Setup of job 1262:
## sample_dsp
module sample_dsp(
	input         clk_20M,
	input         rst_n,
	input         WR,
	input         RD,
	input         CS0,
	input  [7:0]  DSP_Add,
	input  [15:0] DSP_Data_in,
	output [15:0] DSP_Data_out,
	output        DSP_Data_oe,
	input  [6:0]  chAn,
	input  [6:0]  chBn,
	input  [15:0] data_in,
	input         busy0,
	output [3:0]  LED,
	output        cs0_n,
	output        cs1_n,
	output        convst,
	output        enc_rst
);
Size: about 0.031 mm^2 of cells after synthesis.
Settings: LEC_CHECK=0, ABC_AREA=1, CAP_MARGIN=5, CORE_MARGIN=2, CORE_UTILIZATION=72, CTS_CLUSTER_DIAMETER=88, PLACE_DENSITY=0.67, SETUP_SLACK_MARGIN=-0.29, SLEW_MARGIN=20; clock period 3.13 ns.
run.sh (not shown) runs the stock make flow with config.mk's settings and CLKGATE_MAP_FILE=.
--- input diff job 1262..job 2194 ---
- CTS_CLUSTER_DIAMETER no longer set, was 88
- CORE_UTILIZATION now 25, was 72
- CAP_MARGIN now 20, was 5
- PLACE_DENSITY no longer set, was 0.67
- ABC_AREA no longer set, was 1
- SETUP_SLACK_MARGIN no longer set, was -0.29
- the clock period (ns, I/O delays scaled along) now 4.43, was 3.13
Findings:
The pre-CTS setup slack reported for job 2194 is greater than that of job 1262 by 0.26 ns. Between job 1262 and job 2194, x dimension of the die increased. Job 2194 ended up with a higher cell area than job 1262 did. In the flow results for job 2194 and job 1262, the global-route usage over all layers is larger on job 1262. Job 2194 — tightest hold margin 0.19 ns lower, job 1262 as reference. Layout inverter count without the clock tree (job 1262 / job 2194): 5.8. For the synthesized cell area, job 2194 came in about 2.4% lower than job 1262 did. The fraction of the yosys area taken by sequential cells of job 2194 is higher than that of job 1262. Compared with job 1262, job 2194 shows a number of nets in the layout that is 1253 lower.
The inputs of job 8269 differ from those of job 2194 as listed below.
- setting ABC_AREA to 1 for the first time
- changing CORE_UTILIZATION from 25 to 72
- setting SETUP_SLACK_MARGIN to 0.31 for the first time
- setting CTS_CLUSTER_DIAMETER to 399 for the first time
- setting CTS_CLUSTER_SIZE to 100 for the first time
- changing the clock period (ns, I/O delays scaled along) from 4.43 to 2.26
## What came out
FAIL job 8269 @ 5_1_grt: tool exited with error
The run showing the smaller chip area line of the yosys report is job 2194.
Comparing the two runs side by side, job 8269 comes out behind job 2194 on synthesized area.
STATUS die area: job 8269 wins against job 2194
Job 8269 against job 2194: floorplan net count shows an increase of 1280; row count shrank by 52; quantity of gates resized following cts went up by 408; aoi/oai-family share of the synthesized area now sits lower.
Inputs modified between job 8269 and job 8642:
- swapping 399 for 206 in CTS_CLUSTER_DIAMETER
- putting PLACE_DENSITY_LB_ADDON at 0.09 where nothing was set
- clearing CTS_CLUSTER_SIZE, which used to be 100
- swapping 0.31 for 0.67 in SETUP_SLACK_MARGIN
- swapping 2.26 for 2.32 in the clock period (ns, I/O delays scaled along)
[summary]
Job 8642 -> job 8269: netlist area before placement delta 0, exact match. ~same number of nets in the synthesized netlist in job 8642 and job 8269. Detailed placement HPWL shrinks by a few percent when moving from job 8269 to job 8642. Re total CTS buffers: job 8642 is 52 up on job 8269. In the tables for job 8642 and job 8269, H-tree depth reads higher with job 8642. For job 8642, the flow was terminated by a tool error in 5_1_grt and produced no final design.
Input-level comparison between job 3271 and job 8642:
- clearing SETUP_SLACK_MARGIN, which used to be 0.67
- swapping 0.09 for 0.29 in PLACE_DENSITY_LB_ADDON
- swapping 206 for 211 in CTS_CLUSTER_DIAMETER
- putting CTS_CLUSTER_SIZE at 15 where nothing was set
- swapping 2.32 for 2.46 in the clock period (ns, I/O delays scaled along)
==> comparison <==
In job 3271 the implementation completed, yet the final layout does not meet the checks, the culprit being negative setup slack.
[compare] base=job 8642 new=job 3271: register area share after synthesis held; die height held; cell total after placement shows no meaningful change; die outline area saw little to no change; post-detailed-placement half-perimeter wirelength shows a reduction of about 4.7%.
diff inputs: job 3271 => job 3201
- a change of CTS_CLUSTER_SIZE from 15 to 99
- a deleted PLACE_DENSITY_LB_ADDON that had been 0.29
- a deleted ABC_AREA that had been 1
- a change of CTS_CLUSTER_DIAMETER from 211 to 394
- a change of the clock period (ns, I/O delays scaled along) from 2.46 to 2.1
Notes after the runs:
Job 3201 got as far as 5_1_grt, where a tool error ended the run.
Diff job 3201..job 3271 | number of top-level pins | unchanged
Synthesized area on job 3201 is ahead of job 3271.
Higher and-or/or-and share of the synthesized area among job 3201 and job 3271: job 3201
